File: flow/run.sh
#!/bin/bash
# the make line also repeats each setting of config.mk as NAME=value (left out here)
make -C /OpenROAD-flow-scripts/flow DESIGN_CONFIG=/design/flow/config.mk WORK_HOME=/design/flow/orfs CLKGATE_MAP_FILE= finish
File: flow/config.mk
export PLATFORM = sky130hd
export DESIGN_NAME = synch_fifo
export DESIGN_NICKNAME = synch_fifo
export VERILOG_FILES = /design/flow/design.v
export SDC_FILE = /design/flow/constraint.sdc
export NUM_CORES = 4
export LEC_CHECK = 0
export CAP_MARGIN = 20
export CORE_MARGIN = 2
export CORE_UTILIZATION = 40
export SETUP_SLACK_MARGIN = 0.9
export SLEW_MARGIN = 20
File: flow/constraint.sdc
create_clock -name core_clock -period 4.95 [get_ports {clk}]
set_input_delay 0.9900 -clock core_clock [delete_from_list [all_inputs] [get_ports {clk}]]
set_output_delay 0.9900 -clock core_clock [all_outputs]
set_load 0.01 [all_outputs]
File: flow/design.v
`timescale 1ns / 1ps
module synch_fifo #(
    parameter   FIFO_WIDTH = 32,                       
    parameter   FIFO_DEPTH = 16,                       
    parameter   FIFO_PTR = 4                           
) (
    input       clk,                                   
    input       rst_n,                                 
    input       fifo_wren,                             
    input       fifo_rden,                             
    input       [FIFO_WIDTH-1:0] fifo_wrdata,          
    output reg  [FIFO_WIDTH-1:0] fifo_rddata,          
    output      fifo_full,                             
    output      fifo_empty,                            
    output      [FIFO_PTR:0] fifo_room_avail,          
    output      [FIFO_PTR:0] fifo_data_avail           
);
reg [FIFO_WIDTH-1:0] mem [0:FIFO_DEPTH-1];       
reg [FIFO_PTR-1:0] wr_ptr, rd_ptr;               
reg [FIFO_PTR:0] count;                          
assign fifo_data_avail = count;
assign fifo_full = (count == FIFO_DEPTH - 1);        
assign fifo_empty = (count == 0);                
assign fifo_room_avail = FIFO_DEPTH - count;
always @(posedge clk or negedge rst_n) begin
    if (!rst_n) begin
        wr_ptr <= 0;
        rd_ptr <= 0;
        count <= 0;
    end else begin
        if (fifo_wren && !fifo_full && !fifo_rden) begin
            mem[wr_ptr] <= fifo_wrdata;
            wr_ptr <= (wr_ptr + 1) % FIFO_DEPTH;
            count <= count + 1;
        end
        if (fifo_rden && !fifo_wren && !fifo_empty) begin
            fifo_rddata <= mem[rd_ptr];
            rd_ptr <= (rd_ptr + 1) % FIFO_DEPTH;
            count <= count - 1;
        end
        if (fifo_wren && fifo_rden && !fifo_full) begin
            if (fifo_empty)
                fifo_rddata <= fifo_wrdata;
            else begin
                mem[wr_ptr] <= fifo_wrdata;
                fifo_rddata <= mem[rd_ptr];
                wr_ptr <= wr_ptr + 1;
                rd_ptr <= rd_ptr + 1;
            end
        end
    end
end
endmodule
==> results of run 1 <==
==> through the flow <==
stage	std cells	hold WS (ns)	area [sq um]	setup slack [ns]	util
floorplan	1897	0.527	28100	1.06	-
global placement	2795	0.543	29700	0.986	0.425
detailed placement	2795	0.551	29700	0.926	0.425
CTS	2903	0.265	31600	1.27	0.452
global route	2903	0.288	31600	1.24	0.452
finish	2903	0.274	31600	1.40	0.452
==> layer usage <==
layer / global-route usage / vias to the layer above / wire length (um)
li1: - / 7636 / -
met1: 0.301 / 9111 / 34600
met2: 0.366 / 613 / 38700
met3: 0.0314 / 124 / 4800
met4: 0.0593 / 0 / 2030
met5: 0 / - / 0
==> area by class of cell <==
class	count	area [sq um]	area share
sequential	557	16700	0.528
multi-input combinational	1150	10500	0.333
clock buffer	77	1610	0.0510
timing repair buffer	134	1280	0.0407
tap	940	1180	0.0373
clock inverter	31	255	0.00809
inverter	14	52.6	0.00167
==> notes.md, run 1 <==
yosys + openroad results -> clk buf depth=3, DRC errors left=0, Detailed Route Iter0 Violations=1809, Peak supply drop=0.363 mV, top cells by count=edfxtp_1 (544), mux2_2 (488), buf_2 (78), P per Cell Area=560 mW/mm^2, fp util=0.403, Post-CTS Hold Fix Bufs=0, Clock transition at path regs=around 0.060 ns, Top cells by area=edfxtp_1 (58%), mux2_2 (20%), mux2i_1 (1.7%), via count=~17000, sequential area share after synthesis=0.593, final slew viol count=0, most frequent CP cell=ha_1, clock root cell=clkbuf_16, final setup vio count=0, WP data arrival=around 3.9 ns, Clk power=4360 uW, reg-to-reg startpoint=count[1]$_DFFE_PN0P_, crit path buf inv count=2, P&R area growth vs syn=12.3%, Flop pwr share=0.381, pin count of the biggest net entering global routing=169, Core Rows=about 97, syn nets=1945, yosys simple share=0.0430, Worst Tran Pin Value=roughly 1.1 ns, count leader, synth=edfxtp_1, Die H=269 um, Critical path destination=fifo_rddata[29]$_DFFE_PP_, # port buffers=79, FA/HA/MAJ Cells, Area Fraction=0.00534, IO Pins=approximately 80, Post-Syn Area=0.0281 sq mm, crit start category=register, ys flops=557, mux frac, synth=0.228, fill count=6197, P_leak=approximately 0.011 uW, total global routing overflow=0, antenna cells=0, final wirelength=80100 um, Core Area=0.0698 sq mm, worst setup path start=count[1]$_DFFE_PN0P_, Sink Count=557, slowest CP cell=a2111oi_0, Synth Area per Inst=14.8 sq um, yosys warns=2, initial antenna violation count=1, total combinational power=6570 uW, DR vias/cell=around 6.0, switching share of power=0.363, CP cell instances=inv_1 > ha_1 > nor3b_1 > ha_1 > nand3_1 > nand2b_2 > nand2_4 > a2111oi_0 > buf_4 > nor2_1, Tool Warnings=39, Commonest flop=edfxtp_1, critical path depth=10, clk latency of the worst-skew pair=0.64 ns, vias in the first global route=17400, Largest logic family=multiplexers, Fin Clk Skew=between 0.02 and 0.03 ns, Final Total Pwr=approximately 18000 uW, fin crit period=roughly 3.6 ns, # Cells Yosys=1897, HPWL after DPL=44300 um, Synth cell types=69, CP peak stage delay=about 0.95 ns, unrepaired setup endpoints after global routing=false, chip area=between 0.07 and 0.08 sq mm, first-pass GRT wire length=118000 um, max frequency=about 0.28 GHz, Cell Int Power=around 11000 uW, RR Endpoint=fifo_rddata[29]$_DFFE_PP_, crit path max fanout=14, Top Consumer=registers, xor/xnor share=0.00405, Crit. End Element=register, WS Path Type=reg -> reg, Yosys chip area=0.0281 sq mm, H-tree Lvls=2, routability cong.=around 0.75, Wirelength per Cell=27.6 um, Post-synth EDFFs=544, clock share of power=0.247, FFs w/ async S/R, synth=0.0233, crit share post-route=0.717, cell count after synthesis=1897, die width=approximately 270 um, dominant cell type by area after synthesis=edfxtp_1, Pre-antenna DRT Iters=6, status=complete, no violations, Seq power=6730 uW, slew margin rel.=0.271, r2r setup slk=roughly 1.4 ns, Largest delay share family, worst path=simple AND/OR/NAND/NOR gates, combinational power share=0.372, postcts setup bufs=0, Detail Route Antenna Nets=0, Setup TNS=0 ns, Fin. Hold Viols=0, P_sw=roughly 6400 uW, nets@finish=between 1500 and 2000, TritonCTS clock tree=yes, class of the worst hold path=in -> async, Num CTS Buffers=61, crit path DRT=5.33 ns, Top-area cell share=0.582, max-cap violation count=0, GRT Util Overall=0.220, post-cts sizing count=0, aoi share=0.0914, Reg2Reg Depth=10
==> run 2, diff against run 1 <==
- CORE_UTILIZATION: 40 -> 65
- SETUP_SLACK_MARGIN: 0.9 -> not set
- clock period: 4.95 -> 2.76 ns (I/O delays scaled with it)
==> run 2 against run 1 <==
Effect of this change:
- worst hold slack got worse by 0.080 ns
- synthesized area did not move
- die size fell by 38%
- flip-flop count did not move
- count of clock-buffer cells in the layout fell by 1
- register-to-register slack got worse by 1.2 ns
- design area rose by 0.83%
- largest power group is now combinational cells
==> notes.md, run 2 <==
yosys + openroad results -> # port buffers=79 (unchanged), P_leak=0.0110 uW (was 0.0106 uW), fin crit period=2.66 ns, crit path max fanout=8 (was 14), Largest delay share family, worst path=buffers and inverters (was simple AND/OR/NAND/NOR gates), FFs w/ async S/R, synth=0.0233 (unchanged), syn nets=1945 (unchanged), Num CTS Buffers=57 (was 61), switching share of power=0.355 (was 0.363), Die H=212 um (was 269 um), r2r setup slk=0.15 ns (was 1.40 ns), clock share of power=0.228 (was 0.247), Final Total Pwr=31900 uW (was 17700 uW), GRT Util Overall=0.348 (was 0.220), Core Rows=76 (was 97), clk latency of the worst-skew pair=0.62 ns (was 0.64 ns), aoi share=0.0914 (unchanged), slowest CP cell=clkdlybuf4s50_1 (was a2111oi_0), Clock transition at path regs=0.06 ns (about the same), cell count after synthesis=1897 (unchanged), Synth cell types=69 (unchanged), unrepaired setup endpoints after global routing=false (unchanged), RR Endpoint=fifo_rddata[28]$_DFFE_PP_ (was fifo_rddata[29]$_DFFE_PP_), WS Path Type=reg -> out (was reg -> reg), DR vias/cell=6.99 (was 6.02), TritonCTS clock tree=yes (unchanged), IO Pins=80 (unchanged), Top Consumer=combinational cells (was registers), Post-CTS Hold Fix Bufs=0 (unchanged), total combinational power=12700 uW (was 6570 uW), # Cells Yosys=1897 (unchanged), reg-to-reg startpoint=rd_ptr[1]$_DFF_PN0_ (was count[1]$_DFFE_PN0P_), yosys simple share=0.0430 (unchanged), total global routing overflow=0 (unchanged), placed insts=2503 (was 2795), crit path buf inv count=2 (unchanged), dominant cell type by area after synthesis=edfxtp_1 (unchanged), combinational power share=0.398 (was 0.372), Post-synth EDFFs=544 (unchanged), crit start category=register (unchanged), WP data arrival=2.11 ns (was 3.93 ns), Post-Syn Area=0.0281 sq mm (unchanged), worst slack, placed=-0.0438 ns (was 0.926 ns), max-cap violation count=0 (unchanged), nets@finish=2026 (was 1966), vias in the first global route=18000 (was 17400), Tool Warnings=41 (was 39), Reg2Reg Depth=8 (was 10), status=complete, no violations (unchanged), Largest logic family=multiplexers (unchanged), FA/HA/MAJ Cells, Area Fraction=0.00534 (unchanged), clk buf depth=3 (unchanged), setup ws final=0.0981 ns (was 1.40 ns), worst setup path start=count[2]$_DFFE_PN0P_ (was count[1]$_DFFE_PN0P_), Core Area=0.0429 sq mm (was 0.0698 sq mm), ys flops=557 (unchanged), Cell Int Power=20600 uW (was 11200 uW), Synth Area per Inst=14.8 sq um (unchanged), DRC errors left=0 (unchanged), final setup vio count=0 (unchanged), Worst Tran Pin Value=1.18 ns (was 1.09 ns), P&R area growth vs syn=13.3% (was 12.3%), mux frac, synth=0.228 (unchanged), clock root cell=clkbuf_16 (unchanged), xor/xnor share=0.00405 (unchanged), Layout Cells excl Fill=2606 (was 2903), first-pass GRT wire length=114000 um (was 118000 um), slew margin rel.=0.215 (was 0.271), sequential area share after synthesis=0.593 (unchanged), fp util=0.655 (was 0.403), routability cong.=0.813 (was 0.746), die width=212 um (was 269 um), Fin. Hold Viols=0 (unchanged), Clk power=7260 uW (was 4360 uW), Top cells by area=edfxtp_1 (58%), mux2_2 (20%), mux2i_1 (1.7%) (unchanged), Hold Worst Slack=0.194 ns (was 0.274 ns), max frequency=~0.38 GHz, antenna cells=0 (unchanged), top cells by count=edfxtp_1 (544), mux2_2 (488), buf_2 (78) (unchanged), CP peak stage delay=0.55 ns (was 0.95 ns), Yosys chip area=0.0281 sq mm (unchanged), Pre-antenna DRT Iters=6 (unchanged), crit share post-route=0.964 (was 0.717), Flop pwr share=0.374 (was 0.381), Top-area cell share=0.582 (unchanged), final slew viol count=0 (unchanged), via count=18200 (was 17500), Detail Route Antenna Nets=0 (unchanged), Commonest flop=edfxtp_1 (unchanged), pin count of the biggest net entering global routing=114 (was 169), P_sw=11300 uW (was 6420 uW), Sink Count=557 (unchanged), H-tree Lvls=2 (unchanged), crit path DRT=2.21 ns (was 5.33 ns), final wirelength=77100 um (was 80100 um), Peak supply drop=0.777 mV (was 0.363 mV), Critical path destination=fifo_room_avail[3] (was fifo_rddata[29]$_DFFE_PP_), Crit. End Element=primary output (was register), initial antenna violation count=1 (unchanged), Fin Clk Skew=0.0139 ns (was 0.0272 ns), Seq power=11900 uW (was 6730 uW), Wirelength per Cell=29.6 um (was 27.6 um), yosys warns=2 (unchanged), chip area=0.0449 sq mm (was 0.0724 sq mm), Setup TNS=0 ns (unchanged), class of the worst hold path=in -> async (unchanged), HPWL after DPL=45700 um (was 44300 um), critical path depth=4 (was 10), Detailed Route Iter0 Violations=2148 (was 1809), count leader, synth=edfxtp_1 (unchanged), CP cell instances=buf_4 > nor3_2 > xnor2_1 > clkdlybuf4s50_1 (was inv_1 > ha_1 > nor3b_1 > ha_1 > nand3_1 > nand2b_2 > nand2_4 > a2111oi_0 > buf_4 > nor2_1), P per Cell Area=1000 mW/mm^2 (was 560 mW/mm^2)
## run 2: metrics by stage
| stage | util | instance area (sq um) |
|---|---|---|
| 6_report | 0.742 | 31800 |
| 5_1_grt | 0.742 | 31800 |
| 4_1_cts | 0.742 | 31800 |
| 3_5_place_dp | 0.701 | 30100 |
| 3_3_place_gp | 0.701 | 30100 |
| 2_1_floorplan | - | 28100 |
## run 2: final cells by class
type / instances / area, sq um
Tap cell: 585 / 732
Fill cell: 2793 / 11100
Clock buffer: 76 / 1540
Timing Repair Buffer: 198 / 2130
Clock inverter: 26 / 165
Inverter: 14 / 52.6
Sequential cell: 557 / 16700
Multi-Input combinational cell: 1150 / 10500
## run 2: what timing repair did
item,4_1_cts,5_1_grt
endpoints found under the hold margin,0,0
resized,4,3
endpoints found under the setup margin,3,3
pin swaps,1,0
setup buffers,1,0
## run 2: routing by layer
metal | share of wire | vias to the layer above | GRT usage | wire [um]
met3 | 0.094 | 168 | 0.0718 | 7230
met5 | 0.00013 | - | 0 | 10
met4 | 0.033 | 2 | 0.123 | 2530
met2 | 0.47 | 937 | 0.550 | 36000
li1 | - | 7772 | - | -
met1 | 0.41 | 9327 | 0.482 | 31300
==> run 3, diff against run 2 <==
- ABC_AREA: not set -> 1
- CAP_MARGIN: 20 -> 0
- CORE_ASPECT_RATIO: not set -> 1.42
- CORE_UTILIZATION: 65 -> 72
- CTS_CLUSTER_DIAMETER: not set -> 355
- CTS_CLUSTER_SIZE: not set -> 10
- SETUP_SLACK_MARGIN: not set -> 0.27
- clock period: 2.76 -> 2.75 ns (I/O delays scaled with it)
==> run 3 against run 2 <==
Effect of this change:
- still clean on timing, DRC and antenna
- synthesized area fell by 2.5%
- global-route usage rose by 8.0 points
- setup slack improved by 0.035 ns
- critical path depth rose by 7
- first-iteration DRC count rose by 79%
- clock power fell by 2%
- combinational power fell by 9%
- clock skew rose by 0.0043 ns
- largest cell class unchanged
==> notes.md, run 3 <==
yosys + openroad results -> status=complete, no violations (unchanged), FA/HA/MAJ Cells, Area Fraction=0.00548 (was 0.00534), sequential area share after synthesis=0.608 (was 0.593), combinational power share=0.370 (was 0.398), FFs w/ async S/R, synth=0.0233 (unchanged), slew margin rel.=0.424 (was 0.215), Critical path destination=mem[11][5]$_DFFE_PP_ (was fifo_room_avail[3]), Die H=236 um (was 212 um), register area=0.0167 sq mm (about the same), Largest delay share family, worst path=simple AND/OR/NAND/NOR gates (was buffers and inverters), clock root cell=clkbuf_16 (unchanged), switching share of power=0.377 (was 0.355), # port buffers=79 (unchanged), Peak supply drop=0.729 mV (was 0.777 mV), crit path max fanout=20 (was 8), GRT Util Overall=0.427 (was 0.348), clk buf depth=3 (unchanged), Fin. Hold Viols=0 (unchanged), ys flops=557 (unchanged), Wirelength per Cell=23.1 um (was 29.6 um), WP data arrival=2.94 ns (was 2.11 ns), syn nets=3148 (was 1945), Clock transition at path regs=0.06 ns (about the same), Layout Cells excl Fill=3674 (was 2606), Commonest flop=edfxtp_1 (unchanged), CP peak stage delay=0.49 ns (was 0.55 ns), Detail Route Antenna Nets=0 (unchanged), P_leak=0.0138 uW (was 0.0110 uW), H-tree Lvls=2 (unchanged), initial antenna violation count=1 (unchanged), clock share of power=0.229 (was 0.228), count leader, synth=nand2_1 (was edfxtp_1), reg-to-reg startpoint=count[0]$_DFFE_PN0P_ (was rd_ptr[1]$_DFF_PN0_), fp util=0.725 (was 0.655), # Cells Yosys=3100 (was 1897), DRC errors left=0 (unchanged), Post-synth EDFFs=544 (unchanged), unrepaired setup endpoints after global routing=true (was false), final slew viol count=0 (unchanged), cell count after synthesis=3100 (was 1897), total global routing overflow=0 (unchanged), aoi share=0.0972 (was 0.0914), RR Endpoint=mem[11][5]$_DFFE_PP_ (was fifo_rddata[28]$_DFFE_PP_), Largest logic family=simple AND/OR/NAND/NOR gates (was multiplexers), xor/xnor share=0.00288 (was 0.00405), final setup vio count=0 (unchanged), slowest CP cell=o21ai_0 (was clkdlybuf4s50_1), Fin Clk Skew=0.0183 ns (was 0.0139 ns), clk latency of the worst-skew pair=0.61 ns (was 0.62 ns), vias in the first global route=22400 (was 18000), top cells by count=nand2_1 (1307), edfxtp_1 (544), o21ai_0 (474) (was edfxtp_1 (544), mux2_2 (488), buf_2 (78)), fill count=2310 (was 2793), Top cells by area=edfxtp_1 (60%), nand2_1 (18%), o21ai_0 (8.7%) (was edfxtp_1 (58%), mux2_2 (20%), mux2i_1 (1.7%)), total combinational power=11600 uW (was 12700 uW), placed insts=3547 (was 2503), Reg2Reg Depth=11 (was 8), IO Pins=80 (unchanged), Synth Area per Inst=8.83 sq um (was 14.8 sq um), Core Area=0.0378 sq mm (was 0.0429 sq mm), Final Total Pwr=31200 uW (was 31900 uW), routability cong.=0.853 (was 0.813), crit start category=register (unchanged), Num CTS Buffers=61 (was 57), DR vias/cell=6.39 (was 6.99), Cell Int Power=19400 uW (was 20600 uW), chip area=0.0396 sq mm (was 0.0449 sq mm), pin count of the biggest net entering global routing=91 (was 114), Setup TNS=0 ns (unchanged), Tool Warnings=37 (was 41), Yosys chip area=0.0274 sq mm (was 0.0281 sq mm), max-cap violation count=0 (unchanged), first-pass GRT wire length=128000 um (was 114000 um), WS Path Type=reg -> reg (was reg -> out), Worst Tran Pin Value=0.863 ns (was 1.18 ns), crit path DRT=3.08 ns (was 2.21 ns), Clk power=7150 uW (was 7260 uW), via count=23500 (was 18200), Pre-antenna DRT Iters=9 (was 6), Detailed Route Iter0 Violations=3836 (was 2148), crit share post-route=0.952 (was 0.964), worst setup path start=count[0]$_DFFE_PN0P_ (was count[2]$_DFFE_PN0P_), Sink Count=557 (unchanged), CP cell instances=inv_2 > ha_2 > nand2_1 > nor2_1 > ha_2 > nand2_1 > nand3_4 > nor2_4 > nand2_4 > buf_12 > o21ai_0 (was buf_4 > nor3_2 > xnor2_1 > clkdlybuf4s50_1), yosys warns=2 (unchanged), P per Cell Area=999 mW/mm^2 (was 1000 mW/mm^2), Flop pwr share=0.400 (was 0.374), Crit. End Element=register (was primary output), class of the worst hold path=in -> async (unchanged), Synth cell types=29 (was 69), Top Consumer=registers (was combinational cells), critical path depth=11 (was 4), max frequency=0.382 GHz, die width=168 um (was 212 um), r2r setup slk=0.13 ns (was 0.15 ns), Top-area cell share=0.597 (was 0.582), mux frac, synth=0 (was 0.228), final wirelength=84900 um (was 77100 um), fin crit period=2.62 ns, Post-CTS Hold Fix Bufs=0 (unchanged), P_sw=11800 uW (was 11300 uW), Post-Syn Area=0.0274 sq mm (was 0.0281 sq mm), yosys simple share=0.242 (was 0.0430), nets@finish=3230 (was 2026), TritonCTS clock tree=yes (unchanged), area of the multi-input gates=0.00976 sq mm (was 0.0105 sq mm), Hold Worst Slack=0.280 ns (was 0.194 ns), crit path buf inv count=2 (unchanged), HPWL after DPL=47500 um (was 45700 um), dominant cell type by area after synthesis=edfxtp_1 (unchanged), P&R area growth vs syn=14.1% (was 13.3%), Core Rows=85 (was 76), Seq power=12500 uW (was 11900 uW)
run 3: stage by stage:
stage / setup WS [ns] / utilization / area [sq um]
floorplan: 0.314 / - / 27400
global placement: 0.0762 / 0.768 / 29000
detailed placement: 0.00265 / 0.768 / 29000
CTS: 0.171 / 0.819 / 30900
global route: 0.00973 / 0.827 / 31200
finish: 0.133 / 0.827 / 31200
run 3: final cells by class:
cell class | count | area share
antenna | 1 | 0.0000801
clock buffer | 74 | 0.0518
clock inverter | 2 | 0.000441
inverter | 106 | 0.0134
multi-input combinational | 2250 | 0.313
sequential | 557 | 0.533
tap | 478 | 0.0191
timing repair buffer | 206 | 0.0691
run 3: layer usage:
| metal | share of wire | wire length [um] | up-vias | global-route usage |
|---|---|---|---|---|
| met5 | 0 | 0 | - | 0 |
| met4 | 0.069 | 5900 | 0 | 0.251 |
| met3 | 0.15 | 12900 | 413 | 0.101 |
| met2 | 0.46 | 39000 | 1923 | 0.681 |
| met1 | 0.32 | 27100 | 10700 | 0.539 |
| li1 | - | - | 10500 | - |
run 3: timing repair:
item / 4_1_cts / 5_1_grt
pin swaps: 2 / 6
resized: 25 / 33
gates cloned: 4 / 1
setup buffers: 23 / 22
setup endpoints to repair: 253 / 327
==> run 4, diff against run 3 <==
- ABC_AREA: 1 -> 0
- CAP_MARGIN: 0 -> 25
- CELL_PAD_IN_SITES_DETAIL_PLACEMENT: not set -> 1
- CELL_PAD_IN_SITES_GLOBAL_PLACEMENT: not set -> 2
- CORE_ASPECT_RATIO: 1.42 -> not set
- CORE_UTILIZATION: 72 -> 42
- CTS_CLUSTER_DIAMETER: 355 -> 168
- CTS_CLUSTER_SIZE: 10 -> not set
- GPL_ROUTABILITY_DRIVEN: not set -> 0
- GPL_TIMING_DRIVEN: not set -> 0
- MIN_ROUTING_LAYER: not set -> met2
- PLACE_DENSITY_LB_ADDON: not set -> 0.16
- SETUP_SLACK_MARGIN: 0.27 -> 0.06
- TNS_END_PERCENT: not set -> 25
- clock period: 2.75 -> 3.83 ns (I/O delays scaled with it)
==> run 4 against run 3 <==
Effect of this change:
- now fails the layout checks on setup timing
- sequential power is 32% lower
- final cell count down 18%
- utilization fell by 34 points
- synthesized area grew 2.6%
- first-iteration DRC count up 73%
- wire length increased by 39%
- flip-flop count unchanged
- global-route usage grew 7.7 points
- register-to-register slack worse by 0.30 ns
==> notes.md, run 4 <==
yosys + openroad results -> Die H=263 um (was 236 um), pin count of the biggest net entering global routing=102 (was 91), CP cell instances=buf_2 > buf_2 > clkbuf_4 > buf_2 > o21ai_0 > a211oi_1 > nor2_1 (was inv_2 > ha_2 > nand2_1 > nor2_1 > ha_2 > nand2_1 > nand3_4 > nor2_4 > nand2_4 > buf_12 > o21ai_0), yosys simple share=0.0430 (was 0.242), crit path buf inv count=4 (was 2), vias in the first global route=29300 (was 22400), P per Cell Area=833 mW/mm^2 (was 999 mW/mm^2), fin crit period=3.99 ns (was 2.62 ns), via count=25600 (was 23500), total global routing overflow=0 (unchanged), Flop pwr share=0.314 (was 0.400), Fin. Hold Viols=0 (unchanged), postcts setup bufs=0 (was 23), Top Consumer=combinational cells (was registers), clk buf depth=3 (unchanged), Core Rows=94 (was 85), yosys warns=2 (unchanged), final wirelength=118000 um (was 84900 um), slowest CP cell=buf_2 (was o21ai_0), fill count=6413 (was 2310), final setup vio count=5 (was 0), Clock transition at path regs=0.06 ns (about the same), die width=263 um (was 168 um), clock share of power=0.231 (was 0.229), syn nets=1945 (was 3148), CP peak stage delay=0.68 ns (was 0.49 ns), top cells by count=edfxtp_1 (544), mux2_2 (488), buf_2 (78) (was nand2_1 (1307), edfxtp_1 (544), o21ai_0 (474)), Top-area cell share=0.582 (was 0.597), first-pass GRT wire length=162000 um (was 128000 um), setup ws final=-0.162 ns (was 0.133 ns), GRT Util Overall=0.504 (was 0.427), ys flops=557 (unchanged), Reg2Reg Depth=7 (was 11), dominant cell type by area after synthesis=edfxtp_1 (unchanged), Wirelength per Cell=39.3 um (was 23.1 um), Seq power=8490 uW (was 12500 uW), max-cap violation count=0 (unchanged), reg-to-reg startpoint=rd_ptr[2]$_DFF_PN0_ (was count[0]$_DFFE_PN0P_), Synth Area per Inst=14.8 sq um (was 8.83 sq um), Synth cell types=69 (was 29), count leader, synth=edfxtp_1 (was nand2_1), RR Endpoint=fifo_rddata[9]$_DFFE_PP_ (was mem[11][5]$_DFFE_PP_), # port buffers=79 (unchanged), Worst Tran Pin Value=1.12 ns (was 0.863 ns), clock root cell=clkbuf_16 (unchanged), Fin Clk Skew=0.0258 ns (was 0.0183 ns), violated checks=setup timing, IO Pins=80 (unchanged), FA/HA/MAJ Cells, Area Fraction=0.00534 (was 0.00548), area of the multi-input gates=0.0105 sq mm (was 0.00976 sq mm), P_leak=0.0112 uW (was 0.0138 uW), slew margin rel.=0.252 (was 0.424), clk latency of the worst-skew pair=0.64 ns (was 0.61 ns), DRC errors left=0 (unchanged), H-tree Lvls=3 (was 2), P_sw=12000 uW (was 11800 uW), Pre-antenna DRT Iters=10 (was 9), Commonest flop=edfxtp_1 (unchanged), status=complete, but fails checks (was complete, no violations), max frequency=0.250 GHz (was 0.382 GHz), TritonCTS clock tree=yes (unchanged), HPWL after DPL=71100 um (was 47500 um), Cell Int Power=15100 uW (was 19400 uW), Clk power=6260 uW (was 7150 uW), final slew viol count=0 (unchanged), Sink Count=557 (unchanged), Critical path destination=fifo_rddata[9]$_DFFE_PP_ (was mem[11][5]$_DFFE_PP_), r2r setup slk=-0.16 ns (was 0.13 ns), most frequent CP cell=buf_2, Hold Worst Slack=0.475 ns (was 0.280 ns), unrepaired setup endpoints after global routing=true (unchanged), Largest logic family=multiplexers (was simple AND/OR/NAND/NOR gates), WS Path Type=reg -> reg (unchanged), switching share of power=0.443 (was 0.377), FFs w/ async S/R, synth=0.0233 (unchanged), Detailed Route Iter0 Violations=6636 (was 3836), crit path max fanout=15 (was 20), aoi share=0.0914 (was 0.0972), mux frac, synth=0.228 (was 0), xor/xnor share=0.00405 (was 0.00288), Tool Warnings=41 (was 37), sequential area share after synthesis=0.593 (was 0.608), fp util=0.426 (was 0.725), # Cells Yosys=1897 (was 3100), Post-Syn Area=0.0281 sq mm (was 0.0274 sq mm), crit start category=register (unchanged), Num CTS Buffers=66 (was 61), initial antenna violation count=2 (was 1), worst setup path start=rd_ptr[2]$_DFF_PN0_ (was count[0]$_DFFE_PN0P_), Detail Route Antenna Nets=0 (unchanged), critical path depth=7 (was 11), Post-synth EDFFs=544 (unchanged), Core Area=0.0660 sq mm (was 0.0378 sq mm), P&R area growth vs syn=15.6% (was 14.1%), crit path DRT=4.19 ns (was 3.08 ns), Top cells by area=edfxtp_1 (58%), mux2_2 (20%), mux2i_1 (1.7%) (was edfxtp_1 (60%), nand2_1 (18%), o21ai_0 (8.7%)), class of the worst hold path=in -> async (unchanged), Crit. End Element=register (unchanged), DR vias/cell=8.51 (was 6.39), Yosys chip area=0.0281 sq mm (was 0.0274 sq mm), combinational power share=0.455 (was 0.370), Setup TNS=-0.544 ns (was 0 ns), cell count after synthesis=1897 (was 3100), Largest delay share family, worst path=buffers and inverters (was simple AND/OR/NAND/NOR gates), crit share post-route=1.04 (was 0.952), chip area=0.0690 sq mm (was 0.0396 sq mm), nets@finish=2110 (was 3230), Peak supply drop=0.507 mV (was 0.729 mV), register area=0.0167 sq mm (about the same), WP data arrival=4.36 ns (was 2.94 ns), total combinational power=12300 uW (was 11600 uW)
-- run 4: metal layers --
metal	track usage	part of all wire
met5	0.320	0.020
met4	0.206	0.13
met3	0.642	0.40
met2	0.555	0.44
met1	-	0
-- run 4: final cells by class --
type	instances	area share
flip-flops and latches	557	0.513
multi-input cells	1150	0.322
clock buffers	91	0.0570
repair buffers	97	0.0349
well taps	864	0.0333
plain buffers	176	0.0307
clock inverters	19	0.00428
diodes	42	0.00324
inverters	14	0.00162
-- run 4: through the flow --
stage / total power (uW) / setup slack (ns) / util / instance area [sq um] / std cells
floorplan: 13900 / 0.497 / - / 28100 / 1897
global placement: 19300 / -20.97 / 0.454 / 30000 / 2840
detailed placement: 19400 / -0.0793 / 0.460 / 30400 / 2857
CTS: 25500 / 0.0981 / 0.490 / 32300 / 2967
global route: 27100 / 0.00317 / 0.492 / 32400 / 2998
finish: 27000 / -0.162 / 0.492 / 32500 / 3010
-- run 4: repair_timing --
item	CTS	global route
setup endpoints to repair	4	9
gates resized	2	7
hold buffers	0	0
==> run 5, diff against run 4 <==
- ABC_AREA: 0 -> not set
- CAP_MARGIN: 25 -> 20
- CELL_PAD_IN_SITES_DETAIL_PLACEMENT: 1 -> not set
- CELL_PAD_IN_SITES_GLOBAL_PLACEMENT: 2 -> not set
- CORE_UTILIZATION: 42 -> 9
- CTS_CLUSTER_DIAMETER: 168 -> not set
- GPL_ROUTABILITY_DRIVEN: 0 -> not set
- GPL_TIMING_DRIVEN: 0 -> not set
- MIN_ROUTING_LAYER: met2 -> not set
- PLACE_DENSITY_LB_ADDON: 0.16 -> not set
- SETUP_SLACK_MARGIN: 0.06 -> not set
- TNS_END_PERCENT: 25 -> not set
- clock period: 3.83 -> 12.5 ns (I/O delays scaled with it)
==> run 5 against run 4 <==
Effect of this change:
- now clean on timing, DRC and antenna
- wire length decreased by 22%
- sequential share of layout area shrank 3.8 points
- non-clock buffer count decreased by 162
- final cell count grew 100%
- power is 75% lower
- clock skew is 0.0028 ns higher
- synthesized area stayed put
==> notes.md, run 5 <==
yosys + openroad results -> Clk power=1590 uW (was 6260 uW), pin count of the biggest net entering global routing=85 (was 102), crit path buf inv count=4 (unchanged), post-cts sizing count=0 (was 2), r2r setup slk=8.29 ns (was -0.16 ns), clk latency of the worst-skew pair=0.63 ns (was 0.64 ns), Clock transition at path regs=0.07 ns (was 0.06 ns), HPWL after DPL=53200 um (was 71100 um), DRC errors left=0 (unchanged), critical path depth=4 (was 7), HP Start=mem[4][16]$_DFFE_PP_, Largest delay share family, worst path=buffers and inverters (unchanged), max frequency=just under 0.2 GHz, Worst Tran Pin Value=1.05 ns (was 1.12 ns), Seq power=2690 uW (was 8490 uW), Die H=563 um (was 263 um), P&R area growth vs syn=25.0% (was 15.6%), P per Cell Area=196 mW/mm^2 (was 833 mW/mm^2), Largest logic family=multiplexers (unchanged), Post-Syn Area=0.0281 sq mm (unchanged), Top-area cell share=0.582 (unchanged), Tool Warnings=33 (was 41), top cells by count=edfxtp_1 (544), mux2_2 (488), buf_2 (78) (unchanged), P_leak=0.0104 uW (was 0.0112 uW), Num CTS Buffers=53 (was 66), crit path DRT=12.75 ns (was 4.19 ns), final setup vio count=0 (was 5), Hold Path Depth=1, dominant cell type by area after synthesis=edfxtp_1 (unchanged), Reg2Reg Depth=7 (unchanged), worst setup path start=rst_n (was rd_ptr[2]$_DFF_PN0_), slew margin rel.=0.298 (was 0.252), Critical path destination=mem[7][16]$_DFFE_PP_ (was fifo_rddata[9]$_DFFE_PP_), Core Rows=205 (was 94), total combinational power=2590 uW (was 12300 uW), Synth cell types=69 (unchanged), # port buffers=79 (unchanged), sequential area share after synthesis=0.593 (unchanged), clock share of power=0.232 (was 0.231), H-tree Lvls=2 (was 3), Hold Path Sink=mem[4][16]$_DFFE_PP_, postcts setup bufs=0 (unchanged), P_sw=2590 uW (was 12000 uW), chip area=0.317 sq mm (was 0.0690 sq mm), Fin Clk Skew=0.0286 ns (was 0.0258 ns), IO Pins=80 (unchanged), DR vias/cell=2.92 (was 8.51), yosys warns=2 (unchanged), Fin. Hold Viols=0 (unchanged), CP peak stage delay=0.90 ns (was 0.68 ns), slowest CP cell=buf_4 (was buf_2), Post-CTS Hold Fix Bufs=0 (unchanged), Crit. End Element=register (unchanged), crit start category=primary input (was register), Yosys chip area=0.0281 sq mm (unchanged), setup ws final=7.40 ns (was -0.162 ns), ys flops=557 (unchanged), initial antenna violation count=35 (was 2), Top Consumer=registers (was combinational cells), Pre-antenna DRT Iters=5 (was 10), switching share of power=0.377 (was 0.443), crit share post-route=0.408 (was 1.04), CP cell instances=buf_8 > buf_4 > buf_4 > buf_4 (was buf_2 > buf_2 > clkbuf_4 > buf_2 > o21ai_0 > a211oi_1 > nor2_1), class of the worst hold path=reg -> reg (was in -> async), clock root cell=clkbuf_16 (unchanged), RR Endpoint=fifo_rddata[3]$_DFFE_PP_ (was fifo_rddata[9]$_DFFE_PP_), status=complete, no violations (was complete, but fails checks), cell count after synthesis=1897 (unchanged), Core Area=0.311 sq mm (was 0.0660 sq mm), GRT Util Overall=0.0561 (was 0.504), Synth Area per Inst=14.8 sq um (unchanged), syn nets=1945 (unchanged), first-pass GRT wire length=131000 um (was 162000 um), worst slack, placed=6.70 ns (was -0.0793 ns), via count=17700 (was 25600), fin crit period=5.10 ns, mux frac, synth=0.228 (unchanged), Sink Count=557 (unchanged), Flop pwr share=0.392 (was 0.314), FFs w/ async S/R, synth=0.0233 (unchanged), nets@finish=1935 (was 2110), Detailed Route Iter0 Violations=1711 (was 6636), TritonCTS clock tree=yes (unchanged), Cell Int Power=4280 uW (was 15100 uW), clk buf depth=3 (unchanged), crit path max fanout=75 (was 15), die width=563 um (was 263 um), total global routing overflow=0 (unchanged), most frequent CP cell=buf_4 (was buf_2), final slew viol count=0 (unchanged), aoi share=0.0914 (unchanged), fill count=35000 (was 6413), final wirelength=92400 um (was 118000 um), fp util=0.0903 (was 0.426), reg-to-reg startpoint=rd_ptr[2]$_DFF_PN0_ (unchanged), yosys simple share=0.0430 (unchanged), WP data arrival=5.35 ns (was 4.36 ns), WS Path Type=in -> reg (was reg -> reg), Wirelength per Cell=15.2 um (was 39.3 um), Post-synth EDFFs=544 (unchanged), vias in the first global route=17600 (was 29300), Detail Route Antenna Nets=0 (unchanged), routability cong.=0.734, count leader, synth=edfxtp_1 (unchanged), xor/xnor share=0.00405 (unchanged), # Cells Yosys=1897 (unchanged), FA/HA/MAJ Cells, Area Fraction=0.00534 (unchanged), Peak supply drop=0.114 mV (was 0.507 mV), combinational power share=0.377 (was 0.455), unrepaired setup endpoints after global routing=false (was true), max-cap violation count=0 (unchanged), Commonest flop=edfxtp_1 (unchanged), Top cells by area=edfxtp_1 (58%), mux2_2 (20%), mux2i_1 (1.7%) (unchanged), Setup TNS=0 ns (was -0.544 ns)
run 5: routing by layer:
metal,global-route usage,up-vias,share of wire
met5,0,-,0.00041
met1,0.0686,9279,0.40
met3,0.00854,192,0.064
met4,0.0224,8,0.039
met2,0.0979,648,0.49
li1,-,7582,-
run 5: area by class of cell:
type	count	area [sq um]	area share
inverter	14	52.6	0.00150
antenna	5	12.5	0.000356
sequential	557	16700	0.475
clock inverter	30	270	0.00770
multi-input combinational	1150	10500	0.299
clock buffer	63	1360	0.0388
tap	4140	5180	0.148
timing repair buffer	111	1060	0.0301
run 5: metrics by stage:
step | hold slack [ns] | power, uW | util | std cells | instance area (sq um)
after floorplan | 0.527 | 4250 | - | 1897 | 28100
after global placement | 0.544 | 5310 | 0.107 | 5971 | 33400
after detailed placement | 0.553 | 5350 | 0.107 | 5971 | 33400
after CTS | 0.569 | 6940 | 0.113 | 6064 | 35100
after global routing | 0.582 | 7150 | 0.113 | 6067 | 35100
final | 0.563 | 6870 | 0.113 | 6070 | 35100
==> run 6, diff against run 5 <==
- ABC_AREA: not set -> 1
- CORE_ASPECT_RATIO: not set -> 1.18
- CORE_UTILIZATION: 9 -> 72
- CTS_CLUSTER_DIAMETER: not set -> 200
- CTS_CLUSTER_SIZE: not set -> 15
- PLACE_DENSITY: not set -> 0.42
- SETUP_SLACK_MARGIN: not set -> 0.5
- clock period: 12.5 -> 2.75 ns (I/O delays scaled with it)
==> run 6 against run 5 <==
Effect of this change:
- the flow now stops in global routing
- synthesized area shrank 2.5%
- die size shrank 87%
- synthesized cell count grew 63%
==> notes.md, run 6 <==
run metrics: IO Pins=80 (unchanged), yosys simple share=0.242 (was 0.0430), H-tree Lvls=2 (unchanged), clock root cell=clkbuf_16 (unchanged), die width=184 um (was 563 um), routability cong.=0.856 (was 0.734), sequential area share after synthesis=0.608 (was 0.593), chip area=0.0396 sq mm (was 0.317 sq mm), Core Area=0.0375 sq mm (was 0.311 sq mm), Commonest flop=edfxtp_1 (unchanged), # port buffers=79 (unchanged), ys flops=557 (unchanged), FA/HA/MAJ Cells, Area Fraction=0.00548 (was 0.00534), xor/xnor share=0.00288 (was 0.00405), Synth Area per Inst=8.83 sq um (was 14.8 sq um), aoi share=0.0972 (was 0.0914), Largest logic family=simple AND/OR/NAND/NOR gates (was multiplexers), placed insts=3543 (was 5971), FFs w/ async S/R, synth=0.0233 (unchanged), Top-area cell share=0.597 (was 0.582), Post-CTS Hold Fix Bufs=0 (unchanged), Yosys chip area=0.0274 sq mm (was 0.0281 sq mm), Sink Count=557 (unchanged), mux frac, synth=0 (was 0.228), clk buf depth=3 (unchanged), HPWL after DPL=48100 um (was 53200 um), Top cells by area=edfxtp_1 (60%), nand2_1 (18%), o21ai_0 (8.7%) (was edfxtp_1 (58%), mux2_2 (20%), mux2i_1 (1.7%)), Core Rows=77 (was 205), status=did not finish (was complete, no violations), Die H=216 um (was 563 um), yosys warns=2 (unchanged), Num CTS Buffers=43 (was 53), Post-synth EDFFs=544 (unchanged), # Cells Yosys=3100 (was 1897), cell count after synthesis=3100 (was 1897), dominant cell type by area after synthesis=edfxtp_1 (unchanged), Synth cell types=29 (was 69), syn nets=3148 (was 1945), fp util=0.731 (was 0.0903), stopping stage=global routing, top cells by count=nand2_1 (1307), edfxtp_1 (544), o21ai_0 (474) (was edfxtp_1 (544), mux2_2 (488), buf_2 (78)), Post-Syn Area=0.0274 sq mm (was 0.0281 sq mm), count leader, synth=nand2_1 (was edfxtp_1)
-- run 6: per-stage QoR --
step / worst slack (ns) / cell area [sq um] / setup TNS (ns)
global placement: 0.0289 / 28900 / 0
CTS: 0.372 / 32000 / 0
detailed placement: -0.0599 / 29000 / -0.240
floorplan: 0.473 / 27400 / 0
-- run 6: timing repair --
action / CTS
setup buffers: 62
pin swaps: 17
gates cloned: 30
endpoints found under the setup margin: 585
resized: 182
==> run 7, diff against run 6 <==
- CORE_ASPECT_RATIO: 1.18 -> not set
- CTS_CLUSTER_DIAMETER: 200 -> 199
- CTS_CLUSTER_SIZE: 15 -> 13
- PLACE_DENSITY: 0.42 -> not set
- PLACE_DENSITY_LB_ADDON: not set -> 0.14
- SETUP_SLACK_MARGIN: 0.5 -> 0.45
==> run 7 against run 6 <==
Effect of this change:
- die size about the same
- the run again fails in global routing
- synthesized area unchanged
- synthesized cell count unchanged
==> notes.md, run 7 <==
run metrics: status=did not finish (unchanged), stopping stage=global routing (unchanged), Error=[ERROR DRT-9419] Inst _3321_ not found in insts_set_, routability cong.=0.875 (was 0.856), ys flops=557 (unchanged), clk buf depth=3 (unchanged), FFs w/ async S/R, synth=0.0233 (unchanged), fp util=0.729 (was 0.731), Synth cell types=29 (unchanged), Die H=199 um (was 216 um), H-tree Lvls=2 (unchanged), DP Area=0.0292 sq mm (was 0.0290 sq mm), Num CTS Buffers=48 (was 43), chip area=0.0396 sq mm (about the same), # port buffers=79 (unchanged), cell count after synthesis=3100 (unchanged), syn nets=3148 (unchanged), mux frac, synth=0 (unchanged), Post-Syn Area=0.0274 sq mm (unchanged), die width=199 um (was 184 um), Post-synth EDFFs=544 (unchanged), Core Rows=71 (was 77), Top-area cell share=0.597 (unchanged), Synth Area per Inst=8.83 sq um (unchanged), sequential area share after synthesis=0.608 (unchanged), Sink Count=557 (unchanged), FA/HA/MAJ Cells, Area Fraction=0.00548 (unchanged), clock root cell=clkbuf_16 (unchanged), Yosys chip area=0.0274 sq mm (unchanged), Top cells by area=edfxtp_1 (60%), nand2_1 (18%), o21ai_0 (8.7%) (unchanged), Commonest flop=edfxtp_1 (unchanged), xor/xnor share=0.00288 (unchanged), Largest logic family=simple AND/OR/NAND/NOR gates (unchanged), yosys simple share=0.242 (unchanged), Core Area=0.0376 sq mm (was 0.0375 sq mm), yosys warns=2 (unchanged), dominant cell type by area after synthesis=edfxtp_1 (unchanged), HPWL after DPL=48300 um (was 48100 um), # Cells Yosys=3100 (unchanged), placed insts=3594 (was 3543), aoi share=0.0972 (unchanged), count leader, synth=nand2_1 (unchanged), top cells by count=nand2_1 (1307), edfxtp_1 (544), o21ai_0 (474) (unchanged), IO Pins=80 (unchanged)
## run 7: timing repair
| item | 4_1_cts |
|---|---|
| pin swaps | 15 |
| resized | 58 |
| hold buffers | 0 |
| setup buffers | 42 |
| setup endpoints to repair | 547 |
| gates cloned | 10 |
## run 7: per-stage QoR
step           total power [uW]  hold slack [ns]  setup slack (ns)
4_1_cts                   29700            0.271             0.354
3_5_place_dp              22700            0.527            0.0508
2_1_floorplan             18400            0.254             0.468
3_3_place_gp              22200            0.519             0.163
==> run 8, diff against run 7 <==
- ABC_AREA: 1 -> not set
- CAP_MARGIN: 20 -> 40
- CTS_CLUSTER_DIAMETER: 199 -> 27
- CTS_CLUSTER_SIZE: 13 -> 15
- HOLD_SLACK_MARGIN: not set -> -0.09
- PLACE_DENSITY_LB_ADDON: 0.14 -> not set
- SETUP_SLACK_MARGIN: 0.45 -> 0.42
==> run 8 against run 7 <==
Effect of this change:
- the flow again stops in global routing
- synthesized cell count is 39% lower
- die size is 2.5% higher
- synthesized area is 2.6% higher
==> notes.md, run 8 <==
run metrics: status=did not finish (unchanged), stopping stage=global routing (unchanged), Error=[ERROR DPL-0033] detailed placement checks failed during check placement. (was [ERROR DRT-9419] Inst _3321_ not found in insts_set_), dominant cell type by area after synthesis=edfxtp_1 (unchanged), # Cells Yosys=1897 (was 3100), Top-area cell share=0.582 (was 0.597), count leader, synth=edfxtp_1 (was nand2_1), cell count after synthesis=1897 (was 3100), Synth Area per Inst=14.8 sq um (was 8.83 sq um), # port buffers=79 (unchanged), top cells by count=edfxtp_1 (544), mux2_2 (488), buf_2 (78) (was nand2_1 (1307), edfxtp_1 (544), o21ai_0 (474)), yosys warns=2 (unchanged), Synth cell types=69 (was 29), clk buf depth=3 (unchanged), mux frac, synth=0.228 (was 0), Yosys chip area=0.0281 sq mm (was 0.0274 sq mm), Core Area=0.0386 sq mm (was 0.0376 sq mm), Top cells by area=edfxtp_1 (58%), mux2_2 (20%), mux2i_1 (1.7%) (was edfxtp_1 (60%), nand2_1 (18%), o21ai_0 (8.7%)), xor/xnor share=0.00405 (was 0.00288), Core Rows=72 (was 71), Sink Count=557 (unchanged), routability cong.=0.839 (was 0.875), H-tree Lvls=4 (was 2), placed insts=2441 (was 3594), Commonest flop=edfxtp_1 (unchanged), HPWL after DPL=45800 um (was 48300 um), IO Pins=80 (unchanged), syn nets=1945 (was 3148), Die H=202 um (was 199 um), ys flops=557 (unchanged), Num CTS Buffers=134 (was 48), worst slack, placed=0.0256 ns (was 0.0508 ns), yosys simple share=0.0430 (was 0.242), fp util=0.729 (about the same), Largest logic family=multiplexers (was simple AND/OR/NAND/NOR gates), Post-Syn Area=0.0281 sq mm (was 0.0274 sq mm), chip area=0.0406 sq mm (was 0.0396 sq mm), FFs w/ async S/R, synth=0.0233 (unchanged), sequential area share after synthesis=0.593 (was 0.608), Post-synth EDFFs=544 (unchanged), die width=202 um (was 199 um), DP Area=0.0301 sq mm (was 0.0292 sq mm), aoi share=0.0914 (was 0.0972), clock root cell=clkbuf_16 (unchanged), FA/HA/MAJ Cells, Area Fraction=0.00534 (was 0.00548)
[run 8: metrics by stage]
stage	power [uW]	util	hold slack (ns)
floorplan	19400	-	0.254
global placement	24200	0.780	0.542
detailed placement	24500	0.780	0.558
CTS	42100	0.928	0.139
[run 8: what timing repair did]
item                                    in CTS
pin swaps                                   32
endpoints found under the setup margin     526
cloned                                      12
hold buffers                                 0
resized                                    143
setup buffers                               61
==> run 9, diff against run 8 <==
- ABC_AREA: not set -> 1
- CAP_MARGIN: 40 -> 20
- CORE_ASPECT_RATIO: not set -> 0.9
- CTS_CLUSTER_DIAMETER: 27 -> 199
- CTS_CLUSTER_SIZE: 15 -> 14
- HOLD_SLACK_MARGIN: -0.09 -> not set
- PLACE_DENSITY_LB_ADDON: not set -> 0.14
- SETUP_SLACK_MARGIN: 0.42 -> 0.49
- SLEW_MARGIN: 20 -> 40
==> run 9 against run 8 <==
Effect of this change:
- the flow again stops in global routing
- die size is 2.5% lower
- synthesized area is 2.5% lower
- synthesized cell count is 63% higher
==> notes.md, run 9 <==
run metrics: # Cells Yosys=3100 (was 1897), top cells by count=nand2_1 (1307), edfxtp_1 (544), o21ai_0 (474) (was edfxtp_1 (544), mux2_2 (488), buf_2 (78)), sequential area share after synthesis=0.608 (was 0.593), ys flops=557 (unchanged), Error=[ERROR GRT-0232] Routing congestion too high. Check the congestion heatmap in the GUI. (was [ERROR DPL-0033] detailed placement checks failed during check placement.), syn nets=3148 (was 1945), yosys simple share=0.242 (was 0.0430), Post-Syn Area=0.0274 sq mm (was 0.0281 sq mm), FA/HA/MAJ Cells, Area Fraction=0.00548 (was 0.00534), GRT Util Overall=0.826, Top cells by area=edfxtp_1 (60%), nand2_1 (18%), o21ai_0 (8.7%) (was edfxtp_1 (58%), mux2_2 (20%), mux2i_1 (1.7%)), H-tree Lvls=2 (was 4), Top-area cell share=0.597 (was 0.582), HPWL after DPL=49500 um (was 45800 um), Core Rows=67 (was 72), routability cong.=0.889 (was 0.839), yosys warns=2 (unchanged), dominant cell type by area after synthesis=edfxtp_1 (unchanged), count leader, synth=nand2_1 (was edfxtp_1), Synth cell types=29 (was 69), Post-synth EDFFs=544 (unchanged), cell count after synthesis=3100 (was 1897), Sink Count=557 (unchanged), Synth Area per Inst=8.83 sq um (was 14.8 sq um), xor/xnor share=0.00288 (was 0.00405), placed insts=3573 (was 2441), clock root cell=clkbuf_16 (unchanged), clk buf depth=3 (unchanged), status=did not finish (unchanged), Largest logic family=simple AND/OR/NAND/NOR gates (was multiplexers), aoi share=0.0972 (was 0.0914), FFs w/ async S/R, synth=0.0233 (unchanged), Core Area=0.0374 sq mm (was 0.0386 sq mm), chip area=0.0396 sq mm (was 0.0406 sq mm), die width=210 um (was 202 um), Commonest flop=edfxtp_1 (unchanged), Yosys chip area=0.0274 sq mm (was 0.0281 sq mm), total global routing overflow=9, Num CTS Buffers=45 (was 134), Die H=189 um (was 202 um), IO Pins=80 (unchanged), stopping stage=global routing (unchanged), mux frac, synth=0 (was 0.228), # port buffers=79 (unchanged), fp util=0.732 (was 0.729)
[run 9: metal layers]
layer,GRT usage,GRT overflow
met5,0.550,0
met4,0.786,8
met3,0.738,0
met2,0.929,1
met1,0.836,0
[run 9: timing repair]
| action | CTS |
|---|---|
| hold buffers | 0 |
| setup endpoints to repair | 587 |
| setup buffers | 52 |
| resized | 264 |
| cloned | 29 |
| pin swaps | 19 |
[run 9: stage by stage]
stage / hold slack [ns] / setup WS, ns / area, sq um
after global placement: 0.526 / 0.166 / 29200
after detailed placement: 0.534 / 0.0987 / 29300
after CTS: 0.369 / 0.343 / 32300
after floorplan: 0.254 / 0.473 / 27400
==> run 10, diff against run 9 <==
- ABC_AREA: 1 -> not set
- CORE_ASPECT_RATIO: 0.9 -> not set
- CORE_UTILIZATION: 72 -> 56
- CTS_CLUSTER_DIAMETER: 199 -> 50
- CTS_CLUSTER_SIZE: 14 -> 51
- PLACE_DENSITY_LB_ADDON: 0.14 -> not set
- SETUP_SLACK_MARGIN: 0.49 -> 0.42
- SLEW_MARGIN: 40 -> 20
- clock period: 2.75 -> 5.22 ns (I/O delays scaled with it)
==> run 10 against run 9 <==
Effect of this change:
- now clean on timing, DRC and antenna
- die size increased by 31%
- synthesized cell count is 39% lower
- synthesized area increased by 2.6%
==> notes.md, run 10 <==
yosys + openroad results -> RR Endpoint=fifo_rddata[15]$_DFFE_PP_, H-tree Lvls=2 (unchanged), Pre-antenna DRT Iters=5, TritonCTS clock tree=yes, Clk power=around 4400 uW, WP data arrival=3.95 ns, critical path depth=9, clk latency of the worst-skew pair=0.63 ns, Die H=228 um (was 189 um), Fin. Hold Viols=0, yosys simple share=0.0430 (was 0.242), Post-Syn Area=0.0281 sq mm (was 0.0274 sq mm), Tool Warnings=between 40 and 50, fp util=0.563 (was 0.732), Core Rows=82 (was 67), Hold Path Depth=1, Yosys chip area=0.0281 sq mm (was 0.0274 sq mm), HP Start=mem[0][21]$_DFFE_PP_, total combinational power=6030 uW, HPWL after DPL=42400 um (was 49500 um), FA/HA/MAJ Cells, Area Fraction=0.00534 (was 0.00548), via count=17600, WS Path Type=reg -> reg, combinational power share=0.358, status=complete, no violations (was did not finish), cell count after synthesis=1897 (was 3100), Critical path destination=fifo_rddata[15]$_DFFE_PP_, max frequency=0.279 GHz, Wirelength per Cell=30.1 um, # port buffers=79 (unchanged), Top cells by area=edfxtp_1 (58%), mux2_2 (20%), mux2i_1 (1.7%) (was edfxtp_1 (60%), nand2_1 (18%), o21ai_0 (8.7%)), P_leak=0.0106 uW, IO Pins=80 (unchanged), Sink Count=557 (unchanged), P&R area growth vs syn=11.2%, count leader, synth=edfxtp_1 (was nand2_1), Layout Cells excl Fill=2620, FFs w/ async S/R, synth=0.0233 (unchanged), r2r setup slk=~1.6 ns, GRT Util Overall=0.302, fin crit period=3.59 ns, pin count of the biggest net entering global routing=~130, CP peak stage delay=0.80 ns, Synth Area per Inst=14.8 sq um (was 8.83 sq um), final wirelength=78900 um, final slew viol count=0, unrepaired setup endpoints after global routing=false, Reg2Reg Depth=9, postcts setup bufs=0 (was 52), Worst Tran Pin Value=~1.1 ns, Detail Route Antenna Nets=0, Hold Worst Slack=0.566 ns, clk buf depth=3 (unchanged), syn nets=1945 (was 3148), crit path max fanout=23, class of the worst hold path=reg -> reg, Largest logic family=multiplexers (was simple AND/OR/NAND/NOR gates), slowest CP cell=nand2b_2, Cell Int Power=10700 uW, clock share of power=0.262, initial antenna violation count=0, die width=228 um (was 210 um), DRC errors left=0, mux frac, synth=0.228 (was 0), top cells by count=edfxtp_1 (544), mux2_2 (488), buf_2 (78) (was nand2_1 (1307), edfxtp_1 (544), o21ai_0 (474)), Setup TNS=0 ns, nets@finish=1948, Crit. End Element=register, first-pass GRT wire length=around 120000 um, DR vias/cell=6.71, max-cap violation count=0, crit path DRT=5.58 ns, switching share of power=0.363, P_sw=just over 6000 uW, reg-to-reg startpoint=count[0]$_DFFE_PN0P_, Synth cell types=69 (was 29), dominant cell type by area after synthesis=edfxtp_1 (unchanged), ys flops=557 (unchanged), aoi share=0.0914 (was 0.0972), Detailed Route Iter0 Violations=about 1900, placed insts=2513 (was 3573), post-cts sizing count=0 (was 264), Hold Path Sink=mem[0][21]$_DFFE_PP_, yosys warns=2 (unchanged), Fin Clk Skew=0.0246 ns, final setup vio count=0, sequential area share after synthesis=0.593 (was 0.608), Top Consumer=registers, crit share post-route=0.687, routability cong.=0.751 (was 0.889), slew margin rel.=0.264, Post-synth EDFFs=544 (unchanged), # Cells Yosys=1897 (was 3100), crit path buf inv count=1, total global routing overflow=0, Seq power=approximately 6400 uW, chip area=0.0520 sq mm (was 0.0396 sq mm), Top-area cell share=0.582 (was 0.597), Commonest flop=edfxtp_1 (unchanged), Num CTS Buffers=57 (was 45), Peak supply drop=around 0.66 mV, Flop pwr share=0.380, Post-CTS Hold Fix Bufs=0 (unchanged), CP cell instances=inv_1 > ha_1 > nor3b_1 > ha_1 > nand3_1 > nand2b_2 > nand2_4 > a2111oi_0 > nor2_1, Largest delay share family, worst path=simple AND/OR/NAND/NOR gates, Core Area=0.0499 sq mm (was 0.0374 sq mm), worst setup path start=count[0]$_DFFE_PN0P_, clock root cell=clkbuf_16 (unchanged), Clock transition at path regs=0.07 ns, vias in the first global route=17800, Final Total Pwr=16900 uW, xor/xnor share=0.00405 (was 0.00288), fill count=roughly 4000, crit start category=register, P per Cell Area=around 540 mW/mm^2, most frequent CP cell=ha_1
run 10: per-stage QoR:
step	util	instance area [sq um]	setup slack, ns
floorplan	-	28100	0.450
global placement	0.586	29200	1.24
detailed placement	0.586	29200	1.23
CTS	0.626	31200	1.60
global route	0.626	31200	1.36
finish	0.626	31200	1.63
run 10: cell type report:
| class | count | area, sq um | area share |
|---|---|---|---|
| sequential | 557 | 16700 | 0.534 |
| multi-input combinational | 1150 | 10500 | 0.336 |
| clock buffer | 61 | 1480 | 0.0475 |
| timing repair buffer | 120 | 1140 | 0.0365 |
| tap | 672 | 841 | 0.0269 |
| clock inverter | 45 | 539 | 0.0173 |
| inverter | 14 | 52.6 | 0.00168 |
| antenna | 1 | 2.50 | 0.0000801 |
run 10: routing by layer:
metal / GRT usage / wire length, um
met1: 0.427 / 34100
met2: 0.486 / 37200
met3: 0.0503 / 5490
met4: 0.0874 / 2050
met5: 0 / 0
==> run 11, diff against run 10 <==
- ABC_AREA: not set -> 1
- CORE_UTILIZATION: 56 -> 72
- CTS_CLUSTER_DIAMETER: 50 -> not set
- CTS_CLUSTER_SIZE: 51 -> 89
- PLACE_DENSITY: not set -> 0.66
- SETUP_SLACK_MARGIN: 0.42 -> not set
- clock period: 5.22 -> 7.16 ns (I/O delays scaled with it)
==> run 11 against run 10 <==
Effect of this change:
- sequential power decreased by 25%
- die size decreased by 24%
- critical endpoint is now fifo_room_avail[4]
- register-to-register slack improved by 2.0 ns
- first-iteration DRC count increased by 84%
- clock skew increased by 0.011 ns
- setup slack improved by 1.7 ns
- largest power group unchanged
- flip-flop count unchanged
- power decreased by 30%
- critical path type is now reg -> out
- synthesized area decreased by 2.5%
- synthesized cell count increased by 63%
- highest routed layer unchanged
==> notes.md, run 11 <==
yosys + openroad results -> Setup TNS=0 ns (unchanged), P per Cell Area=389 mW/mm^2 (was 540 mW/mm^2), unrepaired setup endpoints after global routing=false (unchanged), wl on met1=28000 um (was 34100 um), status=complete, no violations (unchanged), # port buffers=79 (unchanged), dominant cell type by area after synthesis=edfxtp_1 (unchanged), IO Pins=80 (unchanged), CP peak stage delay=0.53 ns (was 0.80 ns), final slew viol count=0 (unchanged), slowest CP cell=clkdlybuf4s50_1 (was nand2b_2), yosys warns=2 (unchanged), H-tree Lvls=2 (unchanged), Post-synth EDFFs=544 (unchanged), P&R area growth vs syn=10.6% (was 11.2%), Crit. End Element=primary output (was register), post-cts sizing count=0 (unchanged), FA/HA/MAJ Cells, Area Fraction=0.00548 (was 0.00534), TritonCTS clock tree=yes (unchanged), Seq power=4800 uW (was 6410 uW), cell count after synthesis=3100 (was 1897), Sink Count=557 (unchanged), combinational power share=0.350 (was 0.358), Critical path destination=fifo_room_avail[4] (was fifo_rddata[15]$_DFFE_PP_), chip area=0.0396 sq mm (was 0.0520 sq mm), max frequency=0.260 GHz, class of the worst hold path=reg -> reg (unchanged), Synth cell types=29 (was 69), Commonest flop=edfxtp_1 (unchanged), postcts setup bufs=0 (unchanged), Top-area cell share=0.597 (was 0.582), Post-Syn Area=0.0274 sq mm (was 0.0281 sq mm), top cells by count=nand2_1 (1307), edfxtp_1 (544), o21ai_0 (474) (was edfxtp_1 (544), mux2_2 (488), buf_2 (78)), setup ws final=3.32 ns (was 1.63 ns), Layout Cells excl Fill=3646 (was 2620), GRT Util Overall=0.417 (was 0.302), antenna cells=0 (was 1), Fin. Hold Viols=0 (unchanged), nets@finish=3140 (was 1948), crit path max fanout=7 (was 23), Largest logic family=simple AND/OR/NAND/NOR gates (was multiplexers), syn nets=3148 (was 1945), Largest delay share family, worst path=buffers and inverters (was simple AND/OR/NAND/NOR gates), HPWL after DPL=45800 um (was 42400 um), total combinational power=4120 uW (was 6030 uW), crit share post-route=0.536 (was 0.687), worst setup path start=count[0]$_DFFE_PN0P_ (unchanged), Peak supply drop=0.341 mV (was 0.655 mV), Core Area=0.0376 sq mm (was 0.0499 sq mm), Post-CTS Hold Fix Bufs=0 (unchanged), initial antenna violation count=0 (unchanged), Top Layer Used=met4 (unchanged), routability cong.=0.857 (was 0.751), clock root cell=clkbuf_16 (unchanged), sequential area share after synthesis=0.608 (was 0.593), Reg2Reg Depth=13 (was 9), RR Endpoint=fifo_rddata[24]$_DFFE_PP_ (was fifo_rddata[15]$_DFFE_PP_), Clk power=2860 uW (was 4420 uW), Tool Warnings=39 (was 47), CP cell instances=inv_1 > ha_1 > nand2_1 > nor2_1 > ha_1 > inv_1 > clkdlybuf4s50_1 (was inv_1 > ha_1 > nor3b_1 > ha_1 > nand3_1 > nand2b_2 > nand2_4 > a2111oi_0 > nor2_1), Num CTS Buffers=56 (was 57), Top cells by area=edfxtp_1 (60%), nand2_1 (18%), o21ai_0 (8.7%) (was edfxtp_1 (58%), mux2_2 (20%), mux2i_1 (1.7%)), first-pass GRT wire length=123000 um (was 118000 um), Yosys chip area=0.0274 sq mm (was 0.0281 sq mm), Detail Route Antenna Nets=0 (unchanged), clk latency of the worst-skew pair=0.63 ns (about the same), Detailed Route Iter0 Violations=3515 (was 1909), Cell Int Power=7350 uW (was 10700 uW), Wirelength per Cell=22.2 um (was 30.1 um), count leader, synth=nand2_1 (was edfxtp_1), Pre-antenna DRT Iters=8 (was 5), clk buf depth=3 (unchanged), # Cells Yosys=3100 (was 1897), met3 wire length=12500 um (was 5490 um), switching share of power=0.376 (was 0.363), r2r setup slk=3.65 ns (was 1.63 ns), max-cap violation count=0 (unchanged), WP data arrival=2.41 ns (was 3.95 ns), final setup vio count=0 (unchanged), aoi share=0.0972 (was 0.0914), fin crit period=3.84 ns, crit path DRT=5.73 ns (was 5.58 ns), Flop pwr share=0.407 (was 0.380), Synth Area per Inst=8.83 sq um (was 14.8 sq um), DR vias/cell=6.30 (was 6.71), FFs w/ async S/R, synth=0.0233 (unchanged), P_leak=0.0133 uW (was 0.0106 uW), clock share of power=0.243 (was 0.262), WS Path Type=reg -> out (was reg -> reg), Die H=199 um (was 228 um), mux frac, synth=0 (was 0.228), xor/xnor share=0.00288 (was 0.00405), crit start category=register (unchanged), Hold Path Sink=wr_ptr[2]$_DFF_PN0_ (was mem[0][21]$_DFFE_PP_), die width=199 um (was 228 um), Clock transition at path regs=0.06 ns (was 0.07 ns), Final Total Pwr=11800 uW (was 16900 uW), worst slack, placed=3.15 ns (was 1.23 ns), ys flops=557 (unchanged), pin count of the biggest net entering global routing=179 (was 133), vias in the first global route=21800 (was 17800), Top Consumer=registers (unchanged), critical path depth=7 (was 9), DRC errors left=0 (unchanged), placed insts=3545 (was 2513), Hold Path Depth=1 (unchanged), met2 routed WL=35900 um (was 37200 um), reg-to-reg startpoint=rd_ptr[1]$_DFF_PN0_ (was count[0]$_DFFE_PN0P_), fill count=2393 (was 3913), slew margin rel.=0.217 (was 0.264), Fin Clk Skew=0.0359 ns (was 0.0246 ns), Worst Tran Pin Value=1.17 ns (was 1.10 ns), HP Start=wr_ptr[2]$_DFF_PN0_ (was mem[0][21]$_DFFE_PP_), P_sw=4430 uW (was 6120 uW), final wirelength=80900 um (was 78900 um), yosys simple share=0.242 (was 0.0430), area of the multi-input gates=0.00961 sq mm (was 0.0105 sq mm), Core Rows=71 (was 82), register area=0.0167 sq mm (about the same), via count=23000 (was 17600), total global routing overflow=0 (unchanged), fp util=0.729 (was 0.563), crit path buf inv count=3 (was 1)
run 11: cell type report:
type	count	share of cell area
Sequential cell	557	0.550
Multi-Input combinational cell	2245	0.317
Tap cell	511	0.0211
Clock inverter	30	0.00917
Timing Repair Buffer	126	0.0414
Clock buffer	71	0.0481
Inverter	106	0.0131
run 11: per-layer routing:
metal	vias up	track usage
met5	-	0
met4	0	0.217
met2	1779	0.639
met3	348	0.0924
li1	10300	-
met1	10600	0.565
run 11: stage by stage:
stage	util	hold slack (ns)	area, sq um
3_5_place_dp	0.760	0.532	28600
5_1_grt	0.806	0.574	30300
4_1_cts	0.806	0.542	30300
6_report	0.806	0.542	30300
3_3_place_gp	0.757	0.525	28500
2_1_floorplan	-	0.502	27400
Power is estimated from default activity; no workload was simulated.
